==> design.v <==
module TCAM_TOP (
        input                   CLK
       ,input                   RESET
       ,input                   SEARCH
       ,input                   SETTING
       ,input   [DATA_BITS-1:0] KEY
       ,input   [IDWID-1:0]     SETTING_ID
       ,input   [MASKWID-1:0]   SETTING_MASKID
       ,input   [IDWID-1:0]     SETTING_PRIORITY
       ,output  [IDWID-1:0]     RULEID
       ,output                  SETTING_COMPLETE
       ,output                  SEARCH_COMPLETE
       ,output                  MISMATCH
       ,input                     DDR3_AVL_INIT
       ,input   [SDRAM_DATA-1:0]  DDR3_AVL_READDATA
       ,input                     DDR3_AVL_WAITREQUEST
       ,input                     DDR3_AVL_READDATAVALID
       ,output                    DDR3_AVL_READ
       ,output                    DDR3_AVL_WRITE
       ,output  [SDRAM_ADDR-1:0]  DDR3_AVL_ADDRESS
       ,output  [SDRAM_DATA-1:0]  DDR3_AVL_WRITEDATA
       ,output                    DDR3_AVL_BURSTCOUNT
       ,output                    DDR3_AVL_INITCOMPLETE
	);
    parameter   DATA_BITS = 128;  
    parameter   FRAGMENTS = 8;	 
    parameter   FRAG_BITS = 3;	 
    parameter   IDWID     = 16;   
    parameter   MASKWID   = 18;
    parameter   SDRAM_ADDR = 19;
    parameter   SDRAM_DATA = 256;
    localparam  FRAG_WID  = (DATA_BITS/FRAGMENTS);
    localparam  ADDR_WID  = FRAG_BITS+FRAG_WID;
    localparam  PRIOWID   = IDWID;
    localparam  KWID      = DATA_BITS;
    localparam  SEGWID    = 2+IDWID+MASKWID+KWID+PRIOWID;  
    wire [ DATA_BITS-1:0 ] in_key      = KEY;
    wire [     IDWID-1:0 ] in_id       = SETTING_ID;
    wire [   MASKWID-1:0 ] in_maskid   = SETTING_MASKID;
    wire [   PRIOWID-1:0 ] in_priority = SETTING_PRIORITY;
    wire                 w_read;
    wire                 w_write;
    wire  [ADDR_WID-1:0] w_address;
    wire  [  SEGWID-1:0] w_readdata;
    wire  [  SEGWID-1:0] w_writedata;
    wire                 w_waitrequest;
    wire                 w_readdatavalid;
    TCAM_CONTROLLER
    #( 
        .DATA_BITS            ( DATA_BITS ), 
        .FRAGMENTS            ( FRAGMENTS ), 
        .FRAG_BITS            ( FRAG_BITS ), 
        .IDWID                ( IDWID     ),
        .MASKWID              ( MASKWID   )
    )    
    TCAM_TOP_INST    
    (
        .CLK                  ( CLK              ),
        .RESET                ( RESET            ),
        .SEARCH               ( SEARCH           ),   
        .SETTING              ( SETTING          ),   
        .KEY                  ( in_key           ),   
        .SETTING_ID           ( in_id            ),   
        .SETTING_MASKID       ( in_maskid        ),   
        .SETTING_PRIORITY     ( in_priority      ),   
        .RULEID               ( RULEID           ),   
        .SETTING_COMPLETE     ( SETTING_COMPLETE ),   
        .SEARCH_COMPLETE      ( SEARCH_COMPLETE  ),   
        .MISMATCH             ( MISMATCH         ),   
        .SDRAM_READ           ( w_read           ),
        .SDRAM_WRITE          ( w_write          ),
        .SDRAM_ADDRESS        ( w_address        ),
        .SDRAM_READDATA       ( w_readdata       ),
        .SDRAM_WRITEDATA      ( w_writedata      ),
        .SDRAM_WAITREQUEST    ( w_waitrequest    ),
        .SDRAM_READDATAVALID  ( w_readdatavalid  )
    );
    SDRAM_CONTROLLER  
    #(
        .ADDR_WID                   ( SDRAM_ADDR ),
        .DATA_WID                   ( SDRAM_DATA )
    )	
    SDRAM_CONTROLLER_INST 
    (
        .CLK                        ( CLK                    ),
        .RESET                      ( RESET                  ),
        .AVM_M0_WAITREQUEST         ( DDR3_AVL_WAITREQUEST   ),
        .AVM_M0_READDATA            ( DDR3_AVL_READDATA      ),
        .AVM_M0_READDATAVALID       ( DDR3_AVL_READDATAVALID ),
        .AVM_M0_READ                ( DDR3_AVL_READ          ),
        .AVM_M0_WRITE               ( DDR3_AVL_WRITE         ),
        .AVM_M0_WRITEDATA           ( DDR3_AVL_WRITEDATA     ),
        .AVM_M0_ADDRESS             ( DDR3_AVL_ADDRESS       ),	
        .AVM_M0_BURSTCOUNT          ( DDR3_AVL_BURSTCOUNT    ),
        .AVM_S0_INIT                ( DDR3_AVL_INIT          ),   
        .AVM_S0_READ                ( w_read                 ),   
        .AVM_S0_WRITE               ( w_write                ),   
        .AVM_S0_ADDRESS             ( w_address              ),   
        .AVM_S0_WRITEDATA           ( w_writedata            ),   
        .AVM_S0_READDATA            ( w_readdata             ),   
        .AVM_S0_WAITREQUEST         ( w_waitrequest          ),   
        .AVM_S0_READDATAVALID       ( w_readdatavalid        ),   
        .AVM_S0_INITCOMPLETE        ( DDR3_AVL_INITCOMPLETE  )    
    );
endmodule
module TCAM_CONTROLLER  (
        input                       CLK
       ,input                       RESET
       ,input                       SEARCH
       ,input                       SETTING
       ,input     [    KWID-1:0 ]   KEY
       ,input     [   IDWID-1:0 ]   SETTING_ID
       ,input     [ MASKWID-1:0 ]   SETTING_MASKID
       ,input     [ PRIOWID-1:0 ]   SETTING_PRIORITY
       ,output    [   IDWID-1:0 ]   RULEID
       ,output                      SETTING_COMPLETE
       ,output                      SEARCH_COMPLETE
       ,output                      MISMATCH
       ,input     [   SEGWID-1:0 ]  SDRAM_READDATA
       ,input                       SDRAM_WAITREQUEST
       ,input                       SDRAM_READDATAVALID
       ,output                      SDRAM_READ
       ,output                      SDRAM_WRITE
       ,output    [ ADDR_WID-1:0 ]  SDRAM_ADDRESS
       ,output    [   SEGWID-1:0 ]  SDRAM_WRITEDATA
	);
    parameter   DATA_BITS = 10;  
    parameter   FRAGMENTS = 5;	 
    parameter   FRAG_BITS = 3;	 
    parameter   IDWID     = 2;   
    parameter   MASKWID   = 5;
    localparam  FRAG_WID  = (DATA_BITS/FRAGMENTS);
    localparam  ADDR_WID  = FRAG_BITS+FRAG_WID;
    localparam  PRIOWID   = IDWID;
    localparam  KWID      = DATA_BITS;
    localparam  SEGWID    = 2+IDWID+MASKWID+KWID+PRIOWID;  
    reg                  search_en_sync1;
    reg                  setting_en_sync1;
    reg  [   KWID-1:0]	 key_sync1;
    reg  [  IDWID-1:0]	 setting_id_sync1;
    reg  [MASKWID-1:0]   setting_maskid_sync1;
    reg  [PRIOWID-1:0]   setting_priority_sync1;
    always @(posedge CLK or posedge RESET)
    begin 
        if (RESET) begin 
            key_sync1              <= 0;
            search_en_sync1        <= 0;
            setting_en_sync1       <= 0;
            setting_id_sync1       <= 0;
            setting_maskid_sync1   <= 0;
            setting_priority_sync1 <= 0;
        end 
        else begin
            key_sync1		       <= KEY;
            search_en_sync1        <= SEARCH;
            setting_en_sync1       <= SETTING;
            setting_id_sync1       <= SETTING_ID;
            setting_maskid_sync1   <= SETTING_MASKID;
            setting_priority_sync1 <= SETTING_PRIORITY;
        end
    end
    wire                    w_cntl_searchcomplete;	
    wire                    w_cntl_searchdatavalid;
    wire    [SEGWID-1:0] 	w_confirm_segment;
    wire                    w_compare_complete;
    segment_engine  
    #( 
        .DATA_BITS                  ( DATA_BITS ), 
        .FRAGMENTS                  ( FRAGMENTS ), 
        .FRAG_BITS                  ( FRAG_BITS ), 
        .IDWID                      ( IDWID     ),
        .MASKWID                    ( MASKWID   )
    ) 
    SEGMENTATION_INST   
    (
        .clk                        ( CLK                    ),
        .reset                      ( RESET                  ), 
        .i_search                   ( search_en_sync1        ),
        .i_setting                  ( setting_en_sync1       ),
        .i_key                      ( key_sync1              ),
        .i_setting_id               ( setting_id_sync1       ),
        .i_setting_maskid           ( setting_maskid_sync1   ),
        .i_setting_priority         ( setting_priority_sync1 ),
        .o_search_complete          ( w_cntl_searchcomplete  ),
        .o_setting_complete			( SETTING_COMPLETE       ),
        .o_cntl_m0_searchdatavalid  ( w_cntl_searchdatavalid ),
        .i_sdram_readdata           ( SDRAM_READDATA         ),
        .i_sdram_waitrequest        ( SDRAM_WAITREQUEST      ),
        .i_sdram_readdatavalid		( SDRAM_READDATAVALID    ),
        .o_sdram_read               ( SDRAM_READ             ),
        .o_sdram_write              ( SDRAM_WRITE            ),
        .o_sdram_address            ( SDRAM_ADDRESS          ),
        .o_sdram_writedata          ( SDRAM_WRITEDATA        )
    );
    wire [  IDWID-1:0] w_mask_confirm_id;
    wire [MASKWID-1:0] w_mask_confirm_maskid;
    wire [PRIOWID-1:0] w_mask_confirm_priority;
    wire [   KWID-1:0] w_mask_confirm_key;
    wire               w_mask_confirm_id_update;
    wire               w_mask_complete;
    mask_engine 
    #( 
        .DATA_BITS                  ( DATA_BITS ), 
        .FRAGMENTS                  ( FRAGMENTS ), 
        .FRAG_BITS                  ( FRAG_BITS ), 
        .IDWID                      ( IDWID     ),
        .MASKWID                    ( MASKWID   )
    )
    MASK_ENGINE_INST   
    (
        .clk                        ( CLK                      ),
        .reset                      ( RESET                    ),
        .i_sdram_readdata           ( SDRAM_READDATA           ),
        .o_id                       ( w_mask_confirm_id        ),
        .o_maskid                   ( w_mask_confirm_maskid    ),
        .o_confirm_key              ( w_mask_confirm_key       ),
        .o_priority                 ( w_mask_confirm_priority  ),
        .i_cntl_s0_searchdatavalid  ( w_cntl_searchdatavalid   ),
        .i_segment_complete         ( w_cntl_searchcomplete    ),
        .o_id_update                ( w_mask_confirm_id_update ),
        .o_mask_complete            ( w_mask_complete          )
    );
    wire [KWID-1:0] w_pp_key6;
    ffxkclkx #(6,KWID) pp_search_key (CLK,RESET,key_sync1,w_pp_key6);
    wire [  IDWID-1:0]  w_confirm_prio_ruleid;
    wire [PRIOWID-1:0]  w_confirm_prio_priority;
    wire                w_confirm_complete;
    wire                w_confirm_prio_valid;
    confirm_engine 
    #( 
        .DATA_BITS                  ( DATA_BITS ), 
        .FRAGMENTS                  ( FRAGMENTS ), 
        .FRAG_BITS                  ( FRAG_BITS ), 
        .IDWID                      ( IDWID     ),
        .MASKWID                    ( MASKWID   )
    )
    CONFIRM_ENGINE_INST   
    (
        .clk                        ( CLK                      ),
        .reset                      ( RESET                    ),
        .i_key                      ( w_pp_key6                ),
        .i_id                       ( w_mask_confirm_id        ),
        .i_maskid                   ( w_mask_confirm_maskid    ),
        .i_priority                 ( w_mask_confirm_priority  ),
        .i_confirm_key              ( w_mask_confirm_key       ),
        .o_confirm_ruleid           ( w_confirm_prio_ruleid    ),
        .o_confirm_priority         ( w_confirm_prio_priority  ),
        .i_id_update                ( w_mask_confirm_id_update ),     
        .i_mask_complete            ( w_mask_complete          ),
        .o_confirm_complete         ( w_confirm_complete       ), 
        .o_confirm_valid            ( w_confirm_prio_valid     )
    );
    priority_engine 
    #( 
        .DATA_BITS                  ( DATA_BITS ), 
        .FRAGMENTS                  ( FRAGMENTS ), 
        .FRAG_BITS                  ( FRAG_BITS ), 
        .IDWID                      ( IDWID     ),
        .MASKWID                    ( MASKWID   )
    )
    PRIORITY_ENGINE_INST    
    (   
        .clk                        ( CLK                     ),
        .reset                      ( RESET                   ),
        .i_confirm_ruleid           ( w_confirm_prio_ruleid   ),
        .i_confirm_priority         ( w_confirm_prio_priority ),
        .o_final_id                 ( RULEID                  ), 
        .o_mismatch                 ( MISMATCH                ),
        .i_confirm_valid            ( w_confirm_prio_valid    ),
        .i_confirm_complete         ( w_confirm_complete      ),
        .o_priority_complete        ( SEARCH_COMPLETE         )
    );
endmodule
module SDRAM_CONTROLLER (
        input 		                CLK
       ,input 		                RESET
       ,input                       AVM_M0_WAITREQUEST
       ,input       [DATA_WID-1:0]	AVM_M0_READDATA
       ,input                       AVM_M0_READDATAVALID
       ,output                      AVM_M0_READ
       ,output                      AVM_M0_WRITE
       ,output reg  [DATA_WID-1:0]	AVM_M0_WRITEDATA
       ,output reg  [ADDR_WID-1:0]	AVM_M0_ADDRESS
       ,output      [        10:0]  AVM_M0_BURSTCOUNT
       ,input                       AVM_S0_INIT
       ,input                       AVM_S0_READ
       ,input                       AVM_S0_WRITE
       ,input       [ADDR_WID-1:0]  AVM_S0_ADDRESS
       ,input       [DATA_WID-1:0]  AVM_S0_WRITEDATA
       ,output reg  [DATA_WID-1:0]  AVM_S0_READDATA
       ,output                      AVM_S0_INITCOMPLETE
       ,output                      AVM_S0_WAITREQUEST
       ,output                      AVM_S0_READDATAVALID
	);
    parameter ADDR_WID = 27;
    parameter DATA_WID = 32;
    localparam IDLE  = 2'd0;
    localparam INIT  = 2'd1;
    localparam READ  = 2'd2;
    localparam WRITE = 2'd3;
    reg [ADDR_WID-1:0] 	avs_address_sync1;
    reg [DATA_WID-1:0] 	avs_writedata_sync1;
    reg 				avs_init_sync1;
    reg 				avs_read_sync1;
    reg 				avs_write_sync1;
    always @(posedge CLK or posedge RESET)
    begin 
        if (RESET) begin 
            avs_init_sync1  	<= 0;
            avs_read_sync1  	<= 0;
            avs_write_sync1 	<= 0;
            avs_address_sync1 	<= 0;
            avs_writedata_sync1 <= 0;
        end 
        else begin 
            avs_init_sync1  	<= AVM_S0_INIT;
            avs_read_sync1  	<= AVM_S0_READ;
            avs_write_sync1 	<= AVM_S0_WRITE;
            avs_address_sync1 	<= AVM_S0_ADDRESS;
            avs_writedata_sync1 <= AVM_S0_WRITEDATA;
        end
    end
    wire [ADDR_WID-1:0] max_address;
    assign max_address = {ADDR_WID{1'b1}};
    wire max_avm_address;
    assign max_avm_address = (AVM_M0_ADDRESS == max_address) ? 1'b1 : 1'b0;
    reg [3:0] wr_burst_count;
    reg drv_status_waitrequest;
    reg drv_status_init_complete;
    reg drv_status_readdatavalid;
    reg [1:0] current_state;
    always @(posedge CLK or posedge RESET) 	 
    begin 
        if (RESET) begin
            current_state <= IDLE;
            drv_status_init_complete <= 0;
        end
        else begin
            case (current_state)
                IDLE : begin
                    drv_status_waitrequest   <= 1'b0;
                    drv_status_readdatavalid <= 1'b1;
                    if (avs_init_sync1 == 1) begin
                        AVM_M0_ADDRESS   <= 0;
                        AVM_M0_WRITEDATA <= 0;
                        wr_burst_count 	 <= 0;
                        current_state 	 <= INIT;	 
                        drv_status_init_complete <= 0;
                    end
                    else if (avs_read_sync1 == 1) begin 
                        AVM_M0_ADDRESS <= avs_address_sync1;
                        drv_status_readdatavalid <= 1'b0;
                        current_state  <= READ;	 
                    end 
                    else if (avs_write_sync1 == 1) begin
                        AVM_M0_ADDRESS   <= avs_address_sync1;
                        AVM_M0_WRITEDATA <= avs_writedata_sync1;
                        current_state    <= WRITE;  
                    end
                    else begin
                        AVM_M0_ADDRESS   <= AVM_M0_ADDRESS;
                        AVM_M0_WRITEDATA <= AVM_M0_WRITEDATA;
                        current_state <= IDLE; 	 
                    end
                end
                INIT : begin
                    drv_status_waitrequest <= 1'b1;
                    if (!AVM_M0_WAITREQUEST & !max_avm_address) begin 
                        if (wr_burst_count == 0) begin 
                            AVM_M0_ADDRESS <= AVM_M0_ADDRESS + 1;
                            wr_burst_count <= 0;
                        end
                        else begin 
                            wr_burst_count <= wr_burst_count + 1;
                        end
                    end
                    else if (!AVM_M0_WAITREQUEST & max_avm_address) begin 
                        if (wr_burst_count == 0) begin 
                            drv_status_init_complete <= 1;
                            current_state <= IDLE;	 
                        end
                        else begin 
                            wr_burst_count <= wr_burst_count + 1;
                        end
                    end
                    else begin 
                        wr_burst_count <= wr_burst_count + 1;
                    end 
                end
                READ : begin
                    drv_status_waitrequest <= 1'b1;
                    if (!AVM_M0_WAITREQUEST & !AVM_M0_READDATAVALID) begin
                        current_state <= READ;	 
                    end
                    else if (!AVM_M0_WAITREQUEST & AVM_M0_READDATAVALID) begin
                        drv_status_readdatavalid <= 1'b1;
                        current_state <= IDLE; 
                    end
                    else begin
                        current_state <= READ;  
                    end
                end
                WRITE : begin
                    drv_status_waitrequest <= 1'b1;
                    if (!AVM_M0_WAITREQUEST)	current_state <= IDLE;
                    else 						current_state <= WRITE;  
                end 
                default : begin 
                    current_state <= current_state;
                end 
            endcase
        end
    end 
    assign AVM_M0_BURSTCOUNT = 1;
    assign AVM_M0_WRITE = ((current_state==WRITE || current_state==INIT) && RESET==0) ? 1'b1 : 1'b0;
    assign AVM_M0_READ  = (current_state==READ && RESET==0) ? 1'b1 : 1'b0;
    assign AVM_S0_WAITREQUEST   = drv_status_waitrequest;
    assign AVM_S0_INITCOMPLETE  = drv_status_init_complete;
    assign AVM_S0_READDATAVALID = drv_status_readdatavalid;
    always @(posedge CLK or posedge RESET) 
    begin 
        if 		(RESET)					AVM_S0_READDATA <= 0;
        else if (AVM_M0_READDATAVALID)	AVM_S0_READDATA <= AVM_M0_READDATA;
        else 							AVM_S0_READDATA <= AVM_S0_READDATA;
    end 
endmodule
module segment_engine (
        input 					clk
       ,input 					reset
       ,input                   i_search
       ,input                   i_setting
       ,input   [   KWID-1:0]   i_key
       ,input   [MASKWID-1:0]   i_setting_maskid
       ,input   [PRIOWID-1:0]   i_setting_priority
       ,input   [  IDWID-1:0]   i_setting_id
       ,output                  o_search_complete
       ,output                  o_setting_complete
       ,output                  o_cntl_m0_searchdatavalid
       ,input   [ SEGWID-1:0]   i_sdram_readdata
       ,input                   i_sdram_waitrequest
       ,input                   i_sdram_readdatavalid
       ,output                  o_sdram_read
       ,output                  o_sdram_write
       ,output  [ADDR_WID-1:0]  o_sdram_address
       ,output  [  SEGWID-1:0]  o_sdram_writedata
	);
    parameter   DATA_BITS = 10;  
    parameter   FRAGMENTS = 5;	 
    parameter   FRAG_BITS = 3;	 
    parameter   IDWID     = 2;   
    parameter   MASKWID   = 5;
    localparam  FRAG_WID  = (DATA_BITS/FRAGMENTS);
    localparam  ADDR_WID  = FRAG_BITS+FRAG_WID;
    localparam  PRIOWID   = IDWID;
    localparam  KWID      = DATA_BITS;
    localparam  SEGWID    = 2+IDWID+MASKWID+KWID+PRIOWID;  
	reg 				search_en_sync1;
	reg 				setting_en_sync1;
	reg   [   KWID-1:0]	key_sync1;
	reg   [  IDWID-1:0]	setting_id_sync1;
	reg	  [MASKWID-1:0]	setting_maskid_sync1;
    reg   [PRIOWID-1:0] setting_priority_sync1;
	always @(posedge clk or posedge reset)
	begin 
		if (reset) begin 
			key_sync1 		  	   <= 0;
			search_en_sync1   	   <= 0;
			setting_en_sync1  	   <= 0;
			setting_id_sync1  	   <= 0;
			setting_maskid_sync1   <= 0;
            setting_priority_sync1 <= 0;
		end 
		else begin
			key_sync1		       <= i_key;
			search_en_sync1        <= i_search;
			setting_en_sync1       <= i_setting;
			setting_id_sync1       <= i_setting_id;
			setting_maskid_sync1   <= i_setting_maskid;
            setting_priority_sync1 <= i_setting_priority;
		end
	end 
    wire					w_cntl_load;
    wire 					w_cntl_modify;
    wire					w_cntl_shift;
    wire 					w_cntl_search;
    wire 					w_cntl_modify_done;
    wire   [ADDR_WID-1:0]	w_fragment_key;
    fragmentation  
    #( 
        .DATA_BITS                 ( DATA_BITS          ), 
        .FRAGMENTS                 ( FRAGMENTS          ), 
        .FRAG_BITS                 ( FRAG_BITS          ), 
        .IDWID                     ( IDWID              ),
        .MASKWID                   ( MASKWID            )
    )
    FRAGMENT_INST  
    (
        .clk	                   ( clk                ),
        .reset                     ( reset              ),
        .i_key                     ( key_sync1          ),
        .o_fragment_key            ( w_fragment_key     ),
        .i_load				       ( w_cntl_load        ),
        .i_shift                   ( w_cntl_shift       )
    );
    segment_controller 
    #( 
        .FRAGMENTS                 ( FRAGMENTS                 )  
    )	
    SEGMENT_CONTROLLER_INST   
    (
        .clk                       ( clk                       ),
        .reset                     ( reset                     ), 
        .i_search_enable           ( search_en_sync1           ),
        .i_setting_enable          ( setting_en_sync1          ),
        .o_sdram_read              ( o_sdram_read              ),
        .o_sdram_write             ( o_sdram_write             ),
        .i_sdram_waitrequest       ( i_sdram_waitrequest       ),
        .i_sdram_readdatavalid     ( i_sdram_readdatavalid     ),
        .o_cntl_m0_load            ( w_cntl_load               ),
        .o_cntl_m0_modify          ( w_cntl_modify             ),
        .o_cntl_m0_shift           ( w_cntl_shift              ),
        .i_cntl_m0_modify_done     ( w_cntl_modify_done        ),
        .o_cntl_m0_searchdatavalid ( o_cntl_m0_searchdatavalid ),
        .o_search_complete         ( o_search_complete         ),
        .o_setting_complete        ( o_setting_complete        )
    );
    segment_datapath  
    #( 
        .DATA_BITS                 ( DATA_BITS              ), 
        .FRAGMENTS                 ( FRAGMENTS              ), 
        .FRAG_BITS                 ( FRAG_BITS              ), 
        .IDWID                     ( IDWID                  ),
        .MASKWID                   ( MASKWID                )
    )	
    SEGMENT_DATAPATH_INST  
    (
        .clk					   ( clk                    ),
        .reset					   ( reset                  ), 
        .i_setting_id		       ( setting_id_sync1       ),
        .i_setting_key		       ( key_sync1              ),
        .i_setting_maskid		   ( setting_maskid_sync1   ),
        .i_setting_priority        ( setting_priority_sync1 ),
        .i_fragment_key            ( w_fragment_key         ),
        .i_sdram_readdata          ( i_sdram_readdata       ),		
        .o_sdram_writedata		   ( o_sdram_writedata      ),
        .o_sdram_segment_address   ( o_sdram_address        ), 
        .i_cntl_s0_modify          ( w_cntl_modify          ),
        .o_cntl_s0_modify_done     ( w_cntl_modify_done     )
    );
endmodule
module segment_controller (
        input 		 clk
       ,input 		 reset
       ,input 		 i_search_enable
       ,input		 i_setting_enable
       ,input 		 i_sdram_waitrequest
       ,input 		 i_sdram_readdatavalid
       ,output 	reg	 o_sdram_read
       ,output 	reg	 o_sdram_write
       ,input 		 i_cntl_m0_modify_done
       ,output  	 o_cntl_m0_load
       ,output 	reg  o_cntl_m0_modify
       ,output	reg  o_cntl_m0_shift
       ,output  reg  o_cntl_m0_searchdatavalid
       ,output       o_search_complete
       ,output       o_setting_complete
	);
    parameter  FRAGMENTS = 5;	 
    localparam IDLE        = 4'b0000;  
    localparam SHIFT       = 4'b0001;  
    localparam STABLE_RD_1 = 4'b0010;  
    localparam STABLE_RD_2 = 4'b0011;  
    localparam READ        = 4'b0100;  
    localparam MODIFY      = 4'b0101;  
    localparam STABLE_WR   = 4'b0110;  
    localparam WRITE       = 4'b0111;  
    localparam COUNT       = 4'b1000;  
	reg search_mode;
	reg setting_mode;
	reg [3:0] loop_count;  
	reg [3:0] current_state; 
	always @(posedge clk or posedge reset)
	begin 
		if (reset) begin
			loop_count    <= FRAGMENTS;
			search_mode   <= 0;
			setting_mode  <= 0;
			current_state <= IDLE;
			o_sdram_read     <= 0;
			o_sdram_write    <= 0;
			o_cntl_m0_shift  <= 0;
			o_cntl_m0_modify <= 0;
			o_cntl_m0_searchdatavalid <= 0;
		end
		else begin 
			case (current_state) 
				IDLE : begin
					o_sdram_read     <= 0;
					o_sdram_write    <= 0;
					o_cntl_m0_shift  <= 0;
					o_cntl_m0_modify <= 0;
					o_cntl_m0_searchdatavalid <= 0;
					search_mode <= 0;
					setting_mode <= 0;
					loop_count <= FRAGMENTS;
					if (i_setting_enable) begin
						setting_mode  <= 1'b1;   
						current_state <= SHIFT;	 
					end 
					else if (i_search_enable) begin 
						search_mode    <= 1'b1;   
						current_state  <= SHIFT;  
					end 
					else begin 
						current_state <= IDLE;	 
					end 
				end 
				SHIFT : begin 
					o_cntl_m0_shift <= 1'b1;
					current_state <= STABLE_RD_1;  
				end 
				STABLE_RD_1 : begin
					o_cntl_m0_shift <= 1'b0;
					current_state <= STABLE_RD_2;
				end
				STABLE_RD_2 : begin
					current_state <= READ;
				end
				READ : begin
					o_sdram_read    <= 1'b1;  
					if (i_sdram_waitrequest & !i_sdram_readdatavalid) begin 
						o_sdram_read    <= 1'b0;  
						current_state <= READ;  
					end
					else if (i_sdram_waitrequest & i_sdram_readdatavalid & setting_mode) begin
						o_sdram_read    <= 1'b0;  
						current_state <= MODIFY;  
					end
					else if (i_sdram_waitrequest & i_sdram_readdatavalid & search_mode) begin
						o_sdram_read    <= 1'b0;  
						o_cntl_m0_searchdatavalid <= 1'b1;  
						current_state <= COUNT;  
					end 
					else begin 
						current_state <= READ;  
					end 
				end 
				MODIFY : begin
					o_cntl_m0_modify <= 1'b1;  
					if (i_cntl_m0_modify_done == 1) begin 
						o_cntl_m0_modify <= 1'b0;
						current_state  <= STABLE_WR;  
					end 
					else begin
						current_state <= MODIFY;  
					end 
				end 
				STABLE_WR : begin
					o_cntl_m0_modify <= 1'b0;
					current_state <= WRITE;
				end 
				WRITE : begin
					o_sdram_write    <= 1'b1;
					if 	  (i_sdram_waitrequest) 	current_state <= COUNT;	 
					else 						current_state <= WRITE;
				end 
				COUNT : begin
					o_sdram_read  <= 1'b0;
					o_sdram_write <= 1'b0;
					o_cntl_m0_searchdatavalid <= 1'b0;
					if (loop_count > 1) begin 
						loop_count <= loop_count - 1;
						current_state <= SHIFT;  
					end 
					else begin 
						current_state <= IDLE;  
					end 
				end
				default : begin
					current_state <= current_state;
				end	 
			endcase 
		end 
	end
	assign o_cntl_m0_load 	  = (current_state==IDLE & reset==0) ? 1'b1 : 1'b0;
	assign o_search_complete  = (search_mode==0 	 & reset==0) ? 1'b1 : 1'b0;
	assign o_setting_complete = (setting_mode==0 	 & reset==0) ? 1'b1 : 1'b0;
endmodule 
module segment_datapath (
        input                   clk
       ,input                   reset
       ,input   [  IDWID-1:0]   i_setting_id
       ,input   [   KWID-1:0]   i_setting_key
       ,input   [MASKWID-1:0]   i_setting_maskid
       ,input   [PRIOWID-1:0]   i_setting_priority
       ,input   [ SEGWID-1:0]   i_sdram_readdata    
       ,output  [ SEGWID-1:0]   o_sdram_writedata   
       ,input   [ADDR_WID-1:0]	i_fragment_key
       ,output  [ADDR_WID-1:0]	o_sdram_segment_address  
       ,input                   i_cntl_s0_modify
       ,output                  o_cntl_s0_modify_done
    );
    parameter	DATA_BITS = 10;  
    parameter 	FRAGMENTS = 5;	 
    parameter 	FRAG_BITS = 3;	 
    parameter	IDWID     = 2;   
    parameter   MASKWID   = 5;
    localparam 	FRAG_WID  = (DATA_BITS/FRAGMENTS);
    localparam 	ADDR_WID  = FRAG_BITS+FRAG_WID;
    localparam  PRIOWID   = IDWID;
    localparam 	KWID	  = DATA_BITS;
    localparam 	SEGWID	  = 2+IDWID+MASKWID+KWID+PRIOWID;  
    reg [SEGWID-1:0] sdram_readdata;
    always @(posedge clk or posedge reset)
    begin 
        if (reset) begin 
            sdram_readdata <= 0;
        end
        else begin 
            sdram_readdata <= i_sdram_readdata;
        end 
    end 
    addresspath_orientator 
    #( 
        .DATA_BITS                ( DATA_BITS          ), 
        .FRAGMENTS                ( FRAGMENTS          ), 
        .FRAG_BITS                ( FRAG_BITS          )
    )  
    ADDRESS_ORIENTATOR_INST   
    (
        .clk                      (clk),
        .reset                    (reset), 
        .i_fragment_key           (i_fragment_key),
        .o_sdram_segment_address  (o_sdram_segment_address)  
    );
    status_generator 
    #( 
        .DATA_BITS             ( DATA_BITS            ), 
        .FRAGMENTS             ( FRAGMENTS            ), 
        .FRAG_BITS             ( FRAG_BITS            ), 
        .IDWID                 ( IDWID                ),
        .MASKWID               ( MASKWID              )
    )
    STATUS_GENERATOR_INST   
    (
        .clk                   ( clk                   ),
        .reset                 ( reset                 ), 
        .i_modify              ( i_cntl_s0_modify      ),
        .i_setting_id          ( i_setting_id          ),
        .i_setting_key         ( i_setting_key         ),
        .i_setting_maskid      ( i_setting_maskid      ),  
        .i_setting_priority    ( i_setting_priority    ),
        .i_sdram_readdata      ( sdram_readdata        ),
        .o_sdram_writedata     ( o_sdram_writedata     ),  
        .o_modify_complete     ( o_cntl_s0_modify_done )
    );
endmodule
module addresspath_orientator (
        input						clk,
        input 						reset, 
        input		[ADDR_WID-1:0]	i_fragment_key,
        output 	reg [ADDR_WID-1:0]	o_sdram_segment_address  
	);
    parameter	DATA_BITS = 10;  
    parameter 	FRAGMENTS = 5;	 
    parameter 	FRAG_BITS = 3;	 
    localparam 	FRAG_WID  = (DATA_BITS/FRAGMENTS);
    localparam 	ADDR_WID  = FRAG_BITS+FRAG_WID;
	always @(posedge clk or posedge reset)
	begin 
		if   (reset)	o_sdram_segment_address <= 0;
		else 			o_sdram_segment_address <= i_fragment_key;
	end
endmodule
module status_generator (
        input			            clk
       ,input 			            reset 
       ,input 						i_modify
       ,input       [    KWID-1:0 ] i_setting_key
       ,input  		[   IDWID-1:0 ]	i_setting_id
       ,input 		[ MASKWID-1:0 ]	i_setting_maskid
       ,input       [ PRIOWID-1:0 ] i_setting_priority
       ,input		[  SEGWID-1:0 ]	i_sdram_readdata
       ,output 	reg	[  SEGWID-1:0 ]	o_sdram_writedata
       ,output 	 					o_modify_complete
	);
    parameter   DATA_BITS = 10;  
    parameter   FRAGMENTS = 5;	 
    parameter   FRAG_BITS = 3;	 
    parameter   IDWID     = 2;   
    parameter   MASKWID   = 5;
    localparam  FRAG_WID  = (DATA_BITS/FRAGMENTS);
    localparam  ADDR_WID  = FRAG_BITS+FRAG_WID;
    localparam  PRIOWID   = IDWID;
    localparam  KWID      = DATA_BITS;
    localparam  SEGWID    = 2+IDWID+MASKWID+KWID+PRIOWID;  
    localparam IDLE     = 0;
    localparam MODIFY   = 1;
    localparam COMPLETE = 2;
    wire cell_empty;
    assign cell_empty = ~i_sdram_readdata[SEGWID-2];
    reg [		1:0] current_state;
    reg [SEGWID-1:0] writedata_mod;
    reg				 reg_modify_complete;
    always @(posedge clk or posedge reset) 
    begin 
        if (reset) begin
            writedata_mod <= 0;
            current_state <= IDLE;
            reg_modify_complete	<= 0;
        end
        else begin 
            case (current_state)
                IDLE : begin
                    reg_modify_complete <= 1'b0;
                    if   (i_modify)	current_state <= MODIFY;  
                    else            current_state <= IDLE;  
                end 
                MODIFY : begin
                    reg_modify_complete <= 1'b0;
                    if (cell_empty) begin 
                        writedata_mod <= {2'b01, i_setting_id, i_setting_maskid, i_setting_key, i_setting_priority};
                        reg_modify_complete <= 1'b1;
                        current_state <= COMPLETE;	 
                    end
                    else begin 
                        writedata_mod <= {2'b11, i_sdram_readdata[SEGWID-3:0]};
                        reg_modify_complete <= 1'b1;
                        current_state <= COMPLETE;	 
                    end 
                end 
                COMPLETE : begin 
                    reg_modify_complete <= 1'b1;
                    current_state <= IDLE;  
                end 
                default : begin 
                    writedata_mod <= writedata_mod;
                end 
            endcase 
        end 
    end
    always @(posedge clk or posedge reset)
    begin 
        if (reset) begin 
            o_sdram_writedata <= 0;
        end 
        else if (reg_modify_complete) begin 
            o_sdram_writedata <= writedata_mod;
        end
        else begin 
            o_sdram_writedata <= o_sdram_writedata;
        end 
    end 
    assign o_modify_complete = reg_modify_complete;
endmodule
module fragmentation (
        input                       clk
       ,input                       reset
       ,input       [    KWID-1:0]  i_key
       ,output reg  [ADDR_WID-1:0]  o_fragment_key
       ,input                       i_load
       ,input                       i_shift
	);
    parameter   DATA_BITS = 10;  
    parameter   FRAGMENTS = 5;	 
    parameter   FRAG_BITS = 3;	 
    parameter   IDWID     = 2;   
    parameter   MASKWID   = 5;
    localparam  FRAG_WID  = (DATA_BITS/FRAGMENTS);
    localparam  ADDR_WID  = FRAG_BITS+FRAG_WID;
    localparam  PRIOWID   = IDWID;
    localparam  KWID      = DATA_BITS;
    localparam  SEGWID    = 2+IDWID+MASKWID+KWID+PRIOWID;  
    wire [FRAG_WID-1:0] zeros;
    assign zeros = {FRAG_WID{1'b0}};
    reg [     KWID-1:0] shift_register;
    reg [FRAG_BITS-1:0] prefix_address;
    always @(posedge clk or posedge reset)
    begin 
        if (reset) begin
            o_fragment_key <= 0;		
            shift_register <= 0;
            prefix_address <= 0;
        end 
        else if (i_load) begin 
            shift_register <= i_key;
            prefix_address <= 0;
        end
        else if (i_shift) begin
            prefix_address <= prefix_address + 1;
            o_fragment_key <= {prefix_address, shift_register[FRAG_WID-1:0]};
            shift_register <= {zeros, shift_register[KWID-1:FRAG_WID]};
        end 
        else begin
            prefix_address <= prefix_address;
            shift_register <= shift_register; 
        end
    end 
endmodule
module mask_engine (
        input                         clk
       ,input                         reset
       ,input       [  SEGWID-1:0 ]   i_sdram_readdata    
       ,output      [   IDWID-1:0 ]   o_id
       ,output      [ MASKWID-1:0 ]   o_maskid
       ,output      [    KWID-1:0 ]   o_confirm_key
       ,output      [ PRIOWID-1:0 ]   o_priority
       ,input                         i_cntl_s0_searchdatavalid
       ,input                         i_segment_complete
       ,output                        o_id_update
       ,output                        o_mask_complete
    );
    parameter	DATA_BITS = 10;  
    parameter 	FRAGMENTS = 5;	 
    parameter 	FRAG_BITS = 3;	 
    parameter	IDWID     = 2;   
    parameter   MASKWID   = 5;
    localparam  PRIOWID   = IDWID;
    localparam 	KWID	  = DATA_BITS;
    localparam 	SEGWID	  = 2+IDWID+MASKWID+KWID+PRIOWID;  
    reg               r_id_valid;
    reg [  IDWID-1:0] r_id;
    reg [MASKWID-1:0] r_maskid;
    reg [   KWID-1:0] r_confirm_key;
    reg [PRIOWID-1:0] r_priority;
    always @(posedge clk or posedge reset)
    begin 
        if (reset) begin 
            r_id_valid    <= 'h0;
            r_id          <= 'h0;
            r_maskid      <= 'h0;
            r_priority    <= 'h0;
            r_confirm_key <= 'h0;
        end
        else if (i_cntl_s0_searchdatavalid) begin
            r_id_valid    <= (~i_sdram_readdata[SEGWID-1] & i_sdram_readdata[SEGWID-2]);  
            r_id          <= i_sdram_readdata[       SEGWID-3:KWID+MASKWID+PRIOWID ];
            r_maskid      <= i_sdram_readdata[ KWID+MASKWID+PRIOWID-1:KWID+PRIOWID ];
            r_confirm_key <= i_sdram_readdata[ KWID+PRIOWID-1:PRIOWID ];
            r_priority    <= i_sdram_readdata[      PRIOWID-1:0            ];
        end 
    end
    reg r_searchdatavalid_sync1;
    always @(posedge clk or posedge reset)
    begin 
        if (reset)  r_searchdatavalid_sync1 <= 0;
        else        r_searchdatavalid_sync1 <= i_cntl_s0_searchdatavalid;
    end 
    wire p_searchdatavalid; 
    assign p_searchdatavalid = (i_cntl_s0_searchdatavalid & ~r_searchdatavalid_sync1);
    reg r_segment_complete_sync1;
    always @(posedge clk or posedge reset)
    begin 
        if   (reset) r_segment_complete_sync1 <= 0;
        else         r_segment_complete_sync1 <= i_segment_complete;
    end 
    wire p_segment_complete;
    assign p_segment_complete = (i_segment_complete & ~r_segment_complete_sync1);
    wire p_segment_processing;
    assign p_segment_processing = (~i_segment_complete & r_segment_complete_sync1);
    reg [        1:0] ro_id_valid;
    reg [  IDWID-1:0] ro_id;
    reg [MASKWID-1:0] ro_maskid;
    reg [   KWID-1:0] ro_confirm_key;
    reg [PRIOWID-1:0] ro_priority;
    always @(posedge clk or posedge reset)
    begin 
        if (reset) begin 
            ro_id          <= 'h0;
            ro_maskid      <= 'h0;
            ro_priority    <= 'h0;
            ro_confirm_key <= 'h0;
        end
        else if (p_segment_complete) begin 
            ro_id          <= 'h0;
            ro_maskid      <= 'h0;
            ro_priority    <= 'h0;
            ro_confirm_key <= 'h0;
        end
        else if (r_id_valid) begin 
            ro_id          <= r_id;
            ro_maskid      <= r_maskid;
            ro_priority    <= r_priority;
            ro_confirm_key <= r_confirm_key;
        end  
        else begin 
            ro_id          <= ro_id;
            ro_maskid      <= ro_maskid;
            ro_priority    <= ro_priority;
            ro_confirm_key <= ro_confirm_key;
        end 
    end
    assign o_id          = ro_id;            
    assign o_maskid      = ro_maskid;     
    assign o_priority    = ro_priority;   
    assign o_confirm_key = ro_confirm_key;
    wire w_new_id;
    assign w_new_id = ~p_segment_complete & p_searchdatavalid & r_id_valid;
    reg ro_id_update;
    always @(posedge clk or posedge reset)
    begin 
        if      ( reset        )  ro_id_update <= 1'b0;
        else if ( w_new_id     )  ro_id_update <= 1'b1;
        else if ( ro_id_update )  ro_id_update <= 1'b0;
        else                      ro_id_update <= ro_id_update;
    end 
    assign o_id_update = ro_id_update;
    reg ro_mask_complete;
    always @(posedge clk or posedge reset)
    begin 
        if      ( reset                )  ro_mask_complete <= 1'b0;
        else if ( p_segment_complete   )  ro_mask_complete <= 1'b1;
        else if ( p_segment_processing )  ro_mask_complete <= 1'b0;
        else                              ro_mask_complete <= ro_mask_complete;
    end
    assign o_mask_complete = ro_mask_complete;
endmodule
module confirm_engine (
        input                       clk
       ,input                       reset
       ,input   [     KWID-1:0 ]    i_key
       ,input   [    IDWID-1:0 ]    i_id
       ,input   [  MASKWID-1:0 ]    i_maskid
       ,input   [  PRIOWID-1:0 ]    i_priority
       ,input   [     KWID-1:0 ]    i_confirm_key
       ,output  [    IDWID-1:0 ] 	o_confirm_ruleid
       ,output  [  PRIOWID-1:0 ]    o_confirm_priority
       ,input                       i_id_update       
       ,input                       i_mask_complete
       ,output                      o_confirm_complete
       ,output                      o_confirm_valid
	);
    parameter   DATA_BITS = 10;  
    parameter   FRAGMENTS = 5;	 
    parameter   FRAG_BITS = 3;	 
    parameter   IDWID     = 2;   
    parameter   MASKWID   = 5;
    localparam  FRAG_WID  = (DATA_BITS/FRAGMENTS);
    localparam  PRIOWID   = IDWID;
    localparam  KWID      = DATA_BITS;
    localparam  SEGWID    = 2+IDWID+MASKWID+KWID+PRIOWID;  
    localparam  CNFM_WID  = (DATA_BITS/MASKWID);
    reg r_mask_complete_sync1;
    always @(posedge clk or posedge reset)
    begin 
        if   (reset) r_mask_complete_sync1 <= 0;
        else         r_mask_complete_sync1 <= i_mask_complete;
    end 
    wire p_mask_complete;
    assign p_mask_complete = (i_mask_complete & ~r_mask_complete_sync1);
    wire p_mask_processing;
    assign p_mask_processing = (~i_mask_complete & r_mask_complete_sync1);
    reg [   KWID-1:0] r_key;
    reg [  IDWID-1:0] r_id;
    reg [MASKWID-1:0] r_maskid;
    reg [   KWID-1:0] r_confirm_key;
    reg [PRIOWID-1:0] r_priority; 
    always @(posedge clk or posedge reset)
    begin 
        if (reset) begin 
            r_key         <= 'h0;
            r_id          <= 'h0;
            r_maskid      <= 'h0;
            r_priority    <= 'h0;
            r_confirm_key <= 'h0;
        end 
        else if (p_mask_complete) begin 
            r_key         <= i_key;
            r_id          <= 'h0;
            r_maskid      <= 'h0;
            r_priority    <= 'h0;
            r_confirm_key <= 'h0;
        end 
        else if (i_id_update) begin 
            r_key         <= i_key;
            r_id          <= i_id;
            r_maskid      <= i_maskid;
            r_priority    <= i_priority;
            r_confirm_key <= i_confirm_key;
        end 
        else begin 
            r_key         <= r_key;
            r_id          <= r_id;
            r_maskid      <= r_maskid;
            r_priority    <= r_priority;
            r_confirm_key <= r_confirm_key;
        end 
    end 
    reg [MASKWID-1:0] r_id_match_vector;
    generate 
        genvar mask_idx;
    for (mask_idx = 0; mask_idx < MASKWID; mask_idx=mask_idx+1)
        begin: mask_bit
            always @(posedge clk or posedge reset)
            begin 
                if (reset) begin
                    r_id_match_vector[mask_idx] <= 0;
                end 
                else begin 
                    r_id_match_vector[mask_idx] <= (r_maskid[mask_idx]) ? 1'b1 : (r_confirm_key[(CNFM_WID+(CNFM_WID*mask_idx)-1):(CNFM_WID*mask_idx)] == r_key[(CNFM_WID+(CNFM_WID*mask_idx)-1):(CNFM_WID*mask_idx)]);
                end
            end
        end
    endgenerate
    wire w_id_match;
    assign w_id_match = &r_id_match_vector;
    reg [  IDWID-1:0] ro_confirm_ruleid;
    reg [PRIOWID-1:0] ro_confirm_priority;
    reg               ro_confirm_valid;
    always @(posedge clk or posedge reset)
    begin 
        if      ( reset      )  ro_confirm_ruleid <= 'h0;
        else if ( w_id_match )  ro_confirm_ruleid <= r_id;   
        else                    ro_confirm_ruleid <= ro_confirm_ruleid;
    end
    always @(posedge clk or posedge reset)
    begin 
        if      ( reset      )  ro_confirm_priority <= 'h0;
        else if ( w_id_match )  ro_confirm_priority <= r_priority; 
        else                    ro_confirm_priority <= ro_confirm_priority;
    end 
    always @(posedge clk or posedge reset) 
    begin 
        if      ( reset            )  ro_confirm_valid <= 1'b0;
        else if ( w_id_match       )  ro_confirm_valid <= 1'b1;
        else if ( ro_confirm_valid )  ro_confirm_valid <= 1'b0;
        else                          ro_confirm_valid <= ro_confirm_valid;
    end 
    assign o_confirm_ruleid   = ro_confirm_ruleid;
    assign o_confirm_priority = ro_confirm_priority;
    assign o_confirm_valid    = ro_confirm_valid;
    reg ro_confirm_complete; 
    always @(posedge clk or posedge reset)
    begin 
        if      ( reset             ) ro_confirm_complete <= 1'b0;
        else if ( p_mask_complete   ) ro_confirm_complete <= 1'b1;
        else if ( p_mask_processing ) ro_confirm_complete <= 1'b0;
        else                          ro_confirm_complete <= ro_confirm_complete;
    end 
    assign o_confirm_complete = ro_confirm_complete;
endmodule
module priority_engine (
        input                   clk
       ,input                   reset
       ,input  [   IDWID-1:0 ]  i_confirm_ruleid
       ,input  [ PRIOWID-1:0 ]  i_confirm_priority
       ,output [   IDWID-1:0 ]  o_final_id
       ,output                  o_mismatch
       ,input                   i_confirm_valid
       ,input                   i_confirm_complete
       ,output                  o_priority_complete
    );
    parameter	DATA_BITS = 10;  
    parameter 	FRAGMENTS = 5;	 
    parameter 	FRAG_BITS = 3;	 
    parameter	IDWID     = 2;   
    parameter   MASKWID   = 5;
    localparam  PRIOWID   = IDWID;
    localparam  KWID      = DATA_BITS;
    localparam  SEGWID    = 2+IDWID+MASKWID+KWID+PRIOWID;  
    reg r_confirm_complete_sync1;
    always @(posedge clk or posedge reset)
    begin 
        if   (reset) r_confirm_complete_sync1 <= 0;
        else         r_confirm_complete_sync1 <= i_confirm_complete;
    end 
    wire p_confirm_complete;
    assign p_confirm_complete = (i_confirm_complete & ~r_confirm_complete_sync1);
    wire p_confirm_processing; 
    assign p_confirm_processing = (~i_confirm_complete & r_confirm_complete_sync1);
    reg [  IDWID-1:0] r_confirm_ruleid;
    reg [PRIOWID-1:0] r_confirm_priority;
    always @(posedge clk or posedge reset)
    begin 
        if (reset) begin 
            r_confirm_ruleid   <= 'h0;
            r_confirm_priority <= 'h0;
        end 
        else if (i_confirm_complete) begin 
            r_confirm_ruleid   <= 'h0;
            r_confirm_priority <= 'h0;
        end
        else if (i_confirm_valid) begin 
            r_confirm_ruleid   <= i_confirm_ruleid;
            r_confirm_priority <= i_confirm_priority;
        end  
        else begin 
            r_confirm_ruleid   <= r_confirm_ruleid;  
            r_confirm_priority <= r_confirm_priority;
        end 
    end 
    wire w_id_select; 
    assign w_id_select = (r_confirm_priority > r_stored_priority) ? 1'b1 : 1'b0;
    reg [  IDWID-1:0] r_stored_id; 
    reg [PRIOWID-1:0] r_stored_priority;
    always @(posedge clk or posedge reset)
    begin 
        if (reset) begin 
            r_stored_id       <= 'h0;
            r_stored_priority <= 'h0;
        end 
        else if (p_confirm_complete) begin 
            r_stored_id       <= 'h0;
            r_stored_priority <= 'h0;
        end
        else if (w_id_select) begin 
            r_stored_id       <= r_confirm_ruleid;
            r_stored_priority <= r_confirm_priority;
        end
        else begin 
            r_stored_id       <= r_stored_id;
            r_stored_priority <= r_stored_priority;      
        end 
    end 
    wire w_id_match;
    assign w_id_match = ( i_confirm_valid & ~i_confirm_complete );
    reg ro_mismatch;
    always @(posedge clk or posedge reset)
    begin 
        if      ( reset              ) ro_mismatch <= 1'b1;  
        else if ( p_confirm_complete ) ro_mismatch <= 1'b1;
        else if ( w_id_match         ) ro_mismatch <= 1'b0;
        else                           ro_mismatch <= ro_mismatch;
    end
    assign o_mismatch = ro_mismatch;
    reg ro_priority_complete;
    always @(posedge clk or posedge reset)
    begin 
        if      ( reset                )  ro_priority_complete <= 1'b0;
        else if ( p_confirm_complete   )  ro_priority_complete <= 1'b1;
        else if ( p_confirm_processing )  ro_priority_complete <= 1'b0;
        else                              ro_priority_complete <= 1'b0;
    end
    assign o_priority_complete = ro_priority_complete;
    reg [IDWID-1:0] ro_final_id;
    always @(posedge clk or posedge reset)
    begin 
        if   ( reset )  ro_final_id <= 'h0;
        else            ro_final_id <= r_stored_id;    
    end 
    assign o_final_id = ro_final_id;
endmodule
module ffxkclk
    (
     clk,
     rst,
     idat,
     odat
     );
parameter           K = 3;     
input               clk,
                    rst;
input               idat;
output              odat;
wire                odat;
reg [K-1:0]         shift_dat;
wire [K:0]          shift_in;
assign              shift_in = {shift_dat,idat};
always @ (posedge clk)
    begin
    shift_dat <= shift_in[K-1:0];
    end
assign odat = shift_dat[K-1];
endmodule 
module ffxkclkx
    (
     clk,
     rst,
     idat,
     odat
     );
parameter           K = 3;   
parameter           W = 10;  
input               clk;
input               rst;
input [W-1:0]       idat;
output [W-1:0]      odat;
wire [W-1:0]        odat;
generate
    genvar bit_idx;
for (bit_idx=0;bit_idx<W;bit_idx=bit_idx+1'b1)
    begin: i_bit
    ffxkclk #(K)    flxodat (clk,rst,idat[bit_idx],odat[bit_idx]);
    end
endgenerate
endmodule 
==> run.sh <==
#!/bin/bash
# the make line also repeats each setting of config.mk as NAME=value (left out here)
make -C /OpenROAD-flow-scripts/flow DESIGN_CONFIG=/design/flow/config.mk WORK_HOME=/design/flow/orfs CLKGATE_MAP_FILE= finish
==> config.mk <==
export PLATFORM = sky130hd
export DESIGN_NAME = TCAM_TOP
export DESIGN_NICKNAME = TCAM_TOP
export VERILOG_FILES = /design/flow/design.v
export SDC_FILE = /design/flow/constraint.sdc
export NUM_CORES = 4
export LEC_CHECK = 0
export CAP_MARGIN = 40
export CORE_MARGIN = 2
export CORE_UTILIZATION = 72
export CTS_CLUSTER_SIZE = 70
export PLACE_DENSITY_LB_ADDON = 0.0
export SETUP_SLACK_MARGIN = 0.03
export SLEW_MARGIN = 20
==> constraint.sdc <==
create_clock -name core_clock -period 4.47 [get_ports {CLK}]
set_input_delay 0.8940 -clock core_clock [delete_from_list [all_inputs] [get_ports {CLK}]]
set_output_delay 0.8940 -clock core_clock [all_outputs]
set_load 0.01 [all_outputs]
==> impl_metrics.yaml, run 1 <==
# generated from flow reports
job:
  warnings: 151
  maxCapViolations: 0
setup_path:
  start_kind: "input pin"
  startpoint: "RESET"
  slowest_delay_ps: 740
  cp_common_cell: "clkdlybuf4s50_1"
  crit_family: "buffers and inverters"
  crit_path_end_kind: "output pin"
  required_ps: 3580
  worstRegToRegCells: 7
  cp.depth: 3
  rrSetupSlack_ps: 1860
  cp_slowest_cell: "clkdlybuf4s50_1"
  critPathCapture: "DDR3_AVL_READ"
  cp_data_arrival_time_ps: 2520
  crit_buf_inv: 2
  path_cells: "clkdlybuf4s50_1 > nor2b_1 > clkdlybuf4s50_1"
  crit_fanout: 9
  critical_path_class: "input pin to output pin"
power:
  p_int_w: 0.04698
  p_clk_w: 0.0256
  leakagePower_nw: 54.87
  swShare: 0.2153
  power_w: 0.05987
  ir_drop_v: 0.0004262
  combinationalPowerShare: 0.046
  clkPwrFrac: 0.427
  top_power_group: "sequential cells"
  powerDensity_nw_per_um2: 490.1
  powerComb_w: 0.00274
  p_seq_frac: 0.527
  seq-power_w: 0.0315
  switching_power_w: 0.01289
clocking:
  cts_hold_repair.buffers: 0
  cts.sinks: 3235
  cts_root_buf: "clkbuf_16"
  cts_tree: "built"
  post_cts_buffers: 0
  numCtsBuffers: 308
  post_cts_resized: 0
  clk_path_buf_depth: 4
  clk_pin_slew_worst_paths_ps: 60
  clock_latency_ps: 910
  h-tree-depth: 5
sta:
  finClkSkew_ps: 54.56
  tightest_slew_ps: 1431
  period_needed_ps: 3418
  hold_viol_final: 0
  setup_viol: 0
  slew_headroom: 0.04568
  max_freq_mhz: 292.6
  finalCritPeriodShare: 0.7647
  report.final.slew_viol_count: 0
  rsz0062_at_grt: "no"
  fin_setup_tns_ps: 0
yosys:
  ys_seq_share: 0.7522
  synthSimpleGateAreaFrac: 0.04995
  ys_sh_mux: 0.1424
  synth-edff-count: 205
  ys_cells: 6811
  yosysWarnings: 15
  aoi_share: 0.02019
  top_logic_kind: "multiplexers"
  synth_flops: 3235
  synth_cell_types: 51
  synthArstFlopShare: 0.7029
  flop_cell: "dfrtp_1"
  ys_sh_xor: 0.01247
  netlist_top_cells_count: "dfrtp_1 (2269), dfxtp_1 (756), mux2i_1 (709)"
  yosysTopAreaCell: "dfrtp_1"
  adder_share: 0.002888
  top_cell: "dfrtp_1"
  synth_top_area_share: 0.5462
  synthesis.area_um2: 104000
  netlist_instances: 6811
  ys_area_um2: 104000
  syn_area_per_cell_um2: 15.26
  top_cells_by_area: "dfrtp_1 (55%), dfxtp_1 (15%), mux2i_1 (6.8%), mux2_2 (6.8%), edfxtp_1 (5.9%)"
place:
  gp_congestion: 0.8475
  dp_hpwl_mm: 140.5
  port_buffers: 585
  place_area_um2: 112100
routing:
  firstDrtPassIters: 5
  totalWireLength_mm: 233.0
  via_count: 54980
  drc: 0
  post_drt_wl_per_cell_um: 24.19
  drt_iter0_drc: 3877
  drt-vias-per-instance: 5.707
  ant_nets: 0
global_routing:
  grt_pass1_wl_mm: 354.9
  grt_antenna_before_repair: 17
  track_usage: 0.3233
  grt_pass1_vias: 58890
  grt_max_degree: 148
  overflow: 0
floorplan:
  io_pins: 739
  rows: 139
  fp.dieH_um: 384.0
  initial_core_util: 0.7246
  chipWidth_um: 384.0
  coreArea_um2: 143500
  chipArea_um2: 147400
final_layout:
  fin_util: 0.8512
  area_growth_pct: 17.48
  finish.net_count: 7956
  stdcell_area_um2: 122100
worst_hold_path:
  hold_depth: 0
  hold_path.class: "flop to flop"
status:
  status: "complete, no violations"
[layout make-up]
cell class | instances | area (um2)
multi-input cells | 3226 | 24030
diodes | 8 | 20.02
flip-flops and latches | 3235 | 78230
clock inverters | 70 | 812.0
inverters | 36 | 138.9
well taps | 1903 | 2381
clock buffers | 472 | 9114
fillers | 6777 | 21340
repair buffers | 684 | 7415
[per-stage QoR]
| step | hold slack (ps) | setup WS (ps) | instances |
|---|---|---|---|
| after global routing | 305.5 | 988.4 | 9632 |
| after floorplan | 309.6 | -35460 | 6886 |
| after detailed placement | 312.1 | 953.6 | 9081 |
| final | 296.2 | 1052 | 9634 |
| after global placement | 309.7 | 1048 | 9071 |
| after CTS | 297.4 | 1041 | 9623 |
[per-layer routing]
metal	up-vias	share of wire	global-route usage
met5	-	0.00034	0
li1	24080	-	-
met4	12	0.045	0.1439
met1	28700	0.40	0.4334
met3	481	0.057	0.05951
met2	1714	0.50	0.5257
==> run 2, diff against run 1 <==
ABC_AREA = 0   (was unset)
CAP_MARGIN = 20   (was 40)
CORE_UTILIZATION = 70   (was 72)
CTS_CLUSTER_SIZE = 21   (was 70)
GPL_ROUTABILITY_DRIVEN = 1   (was unset)
MAX_ROUTING_LAYER = met4   (was unset)
PLACE_DENSITY_LB_ADDON = unset   (was 0.0)
SETUP_SLACK_MARGIN = 0.61   (was 0.03)
clock period = 3.12 ns   (was 4.47 ns; I/O delays follow)
==> run 2 against run 1 <==
  * Total power grew 44%
  * Critical path type is now flop to output pin
  * Highest routed layer is now met4
  * Synthesized cell count is the same
  * Sequential share of layout area down 0.78 points
  * Area after synthesis unchanged
  * Via count rose by 0.57%
  * Still clean
  * Clock-buffer cell count rose by 3
  * Sequential power increased by 43%
  * Cell count increased by 1.6%
==> impl_metrics.yaml, run 2 <==
# generated from flow reports
yosys:
  synth_cell_types: 51
  top_cells_by_area: "dfrtp_1 (55%), dfxtp_1 (15%), mux2i_1 (6.8%), mux2_2 (6.8%), edfxtp_1 (5.9%)"
  synthesis.area_um2: 104000
  ys_sh_mux: 0.1424
  synth_top_area_share: 0.5462
  ys_sh_xor: 0.01247
  synth_flops: 3235
  ys_seq_share: 0.7522
  ys_area_um2: 104000
  synthArstFlopShare: 0.7029
  netlist_instances: 6811
  top_cell: "dfrtp_1"
  netlist_top_cells_count: "dfrtp_1 (2269), dfxtp_1 (756), mux2i_1 (709)"
  aoi_share: 0.02019
  synthSimpleGateAreaFrac: 0.04995
  yosysTopAreaCell: "dfrtp_1"
  adder_share: 0.002888
  flop_cell: "dfrtp_1"
  ys_cells: 6811
  synth-edff-count: 205
  top_logic_kind: "multiplexers"
  yosysWarnings: 15
  syn_area_per_cell_um2: 15.26
power:
  combinationalPowerShare: 0.048
  seq-power_w: 0.0452
  powerComb_w: 0.00411
  p_int_w: 0.06753
  ir_drop_v: 0.0006217
  powerDensity_nw_per_um2: 696.6
  p_seq_frac: 0.524
  leakagePower_nw: 55.78
  swShare: 0.2160
  switching_power_w: 0.01860
  clkPwrFrac: 0.428
  top_power_group: "sequential cells"
  p_clk_w: 0.0369
worst_hold_path:
  hold_path_end: "TCAM_TOP_INST.key_sync1[9]$_DFF_PP0_"
  hold_depth: 1
  hold_path.class: "input pin to flop"
  hp-start: "KEY[9]"
status:
  status: "complete, no violations"
routing:
  routed-wl-met3_mm: 11.81
  top_layer: "met4"
  route.met2.wl_mm: 117.3
  drt_iter0_drc: 3712
  wl_met1_mm: 96.81
  post_drt_wl_per_cell_um: 23.87
  ant_nets: 0
  drc: 0
  firstDrtPassIters: 5
  totalWireLength_mm: 233.6
  via_count: 55300
  drt-vias-per-instance: 5.650
setup_path:
  cp.depth: 1
  crit_buf_inv: 1
  crit_path_end_kind: "output pin"
  r2r_start: "SDRAM_CONTROLLER_INST.AVM_M0_ADDRESS[0]$_DFFE_PP_"
  cp_data_arrival_time_ps: 1830
  slowest_delay_ps: 550
  crit_family: "buffers and inverters"
  r2r_end: "SDRAM_CONTROLLER_INST.wr_burst_count[1]$_SDFFCE_PN0P_"
  start_kind: "flop"
  crit_fanout: 1
  critPathCapture: "DDR3_AVL_WRITEDATA[88]"
  rrSetupSlack_ps: 710
  path_cells: "clkdlybuf4s50_1"
  critical_path_class: "flop to output pin"
  startpoint: "SDRAM_CONTROLLER_INST.AVM_M0_WRITEDATA[88]$_SDFFCE_PP0P_"
  cp_slowest_cell: "clkdlybuf4s50_1"
  required_ps: 2500
  worstRegToRegCells: 5
floorplan:
  io_pins: 739
  fp.dieH_um: 389.4
  rows: 141
  chipArea_um2: 151600
  chipWidth_um: 389.4
  initial_core_util: 0.7041
  coreArea_um2: 147700
sta:
  rsz0062_at_grt: "no"
  hold_ws_ps: 134.4
  finalCritPeriodShare: 0.7862
  tightest_slew_ps: 1188
  setup_ws_ps: 667.0
  fin_setup_tns_ps: 0
  period_needed_ps: 2453
  report.final.slew_viol_count: 0
  slew_headroom: 0.2079
  hold_viol_final: 0
  finClkSkew_ps: 45.98
  max_freq_mhz: 407.7
  setup_viol: 0
clocking:
  clock_latency_ps: 920
  numCtsBuffers: 311
  h-tree-depth: 5
  cts_tree: "built"
  cts_hold_repair.buffers: 0
  clk_path_buf_depth: 4
  clk_pin_slew_worst_paths_ps: 70
  cts.sinks: 3235
  cts_root_buf: "clkbuf_16"
global_routing:
  track_usage: 0.3272
  grt_pass1_vias: 58810
  grt_antenna_before_repair: 18
  grt_pass1_wl_mm: 359.4
  grt_max_degree: 146
  overflow: 0
final_layout:
  finish.net_count: 8074
  fin_util: 0.8373
  area_growth_pct: 18.93
place:
  dp_slack_ps: 297.2
  dp_hpwl_mm: 148.4
  gp_congestion: 0.8534
  port_buffers: 585
job:
  warnings: 121
  maxCapViolations: 0
[run 2: timing repair]
action	4_1_cts	5_1_grt
pin swaps	0	1
endpoints found under the setup margin	33	47
setup buffers	5	0
gates resized	35	6
[run 2: layout make-up]
cell class,instances,area [um2]
Timing Repair Buffer,799,8725
Clock buffer,475,9289
Sequential cell,3235,78240
Inverter,36,138.9
Fill cell,7352,24020
Clock inverter,77,762.0
Multi-Input combinational cell,3226,24050
Tap cell,1930,2415
Antenna cell,9,22.52
[run 2: through the flow]
| stage | instance area [um2] | total power [W] | std cells |
|---|---|---|---|
| finish | 123600 | 0.08613 | 9787 |
| CTS | 123600 | 0.08657 | 9778 |
| floorplan | 104200 | 0.04812 | 6886 |
| detailed placement | 113500 | 0.05001 | 9221 |
| global route | 123600 | 0.08882 | 9785 |
| global placement | 113500 | 0.04983 | 9221 |
[run 2: metal layers]
metal	vias up	GRT usage
met4	0	0.1083
met1	28950	0.4399
li1	24340	-
met3	401	0.04917
met2	1608	0.5230
met5	-	-
==> run 3, diff against run 2 <==
ABC_AREA = 1   (was 0)
CELL_PAD_IN_SITES_DETAIL_PLACEMENT = 2   (was unset)
CORE_MARGIN = 10   (was 2)
CORE_UTILIZATION = 65   (was 70)
CTS_CLUSTER_DIAMETER = 307   (was unset)
CTS_CLUSTER_SIZE = 48   (was 21)
GPL_ROUTABILITY_DRIVEN = 0   (was 1)
GPL_TIMING_DRIVEN = 0   (was unset)
MAX_ROUTING_LAYER = met5   (was met4)
PLACE_DENSITY = 0.49   (was unset)
SETUP_SLACK_MARGIN = 0.1   (was 0.61)
clock period = 4.66 ns   (was 3.12 ns; I/O delays follow)
==> run 3 against run 2 <==
  * Synthesized cell count is 30% higher
  * The run now fails in detailed placement
  * Area after synthesis is 1.0% lower
  * Die size is 15% higher
==> impl_metrics.yaml, run 3 <==
# yosys + openroad results
yosys:
  aoi_share: 0.05725
  synth_top_area_share: 0.5519
  adder_share: 0.002919
  ys_sh_xor: 0.01064
  synth-edff-count: 205
  synth_cell_types: 43
  top_cell: "nand2_1"
  synthSimpleGateAreaFrac: 0.1200
  top_logic_kind: "simple AND/OR/NAND/NOR gates"
  yosysWarnings: 15
  ys_seq_share: 0.7602
  ys_area_um2: 102900
  synth_flops: 3235
  netlist_top_cells_count: "nand2_1 (2476), dfrtp_1 (2269), dfxtp_1 (756)"
  flop_cell: "dfrtp_1"
  syn_area_per_cell_um2: 11.65
  synthArstFlopShare: 0.7029
  netlist_instances: 8832
  ys_sh_mux: 0
  yosysTopAreaCell: "dfrtp_1"
  ys_cells: 8832
  synthesis.area_um2: 102900
  top_cells_by_area: "dfrtp_1 (55%), dfxtp_1 (15%), nand2_1 (9.0%), edfxtp_1 (6.0%), o21ai_0 (3.6%)"
floorplan:
  rows: 145
  io_pins: 739
  chipArea_um2: 174600
  initial_core_util: 0.6563
  chipWidth_um: 417.8
  fp.dieH_um: 417.8
  coreArea_um2: 156800
status:
  first-error: "[ERROR DPL-0033] detailed placement checks failed during check placement."
  status: "did not finish"
  stop_stage: "detailed placement"
place:
  port_buffers: 584
==> run 3: through the flow <==
stage / setup WS, ps / area (um2) / hold WS (ps) / power [W]
after global placement: -48010 / 111600 / 309.6 / 0.03349
after floorplan: -35370 / 103200 / 309.6 / 0.03221
No activity file was given, so power comes from the tool's default toggle rates.
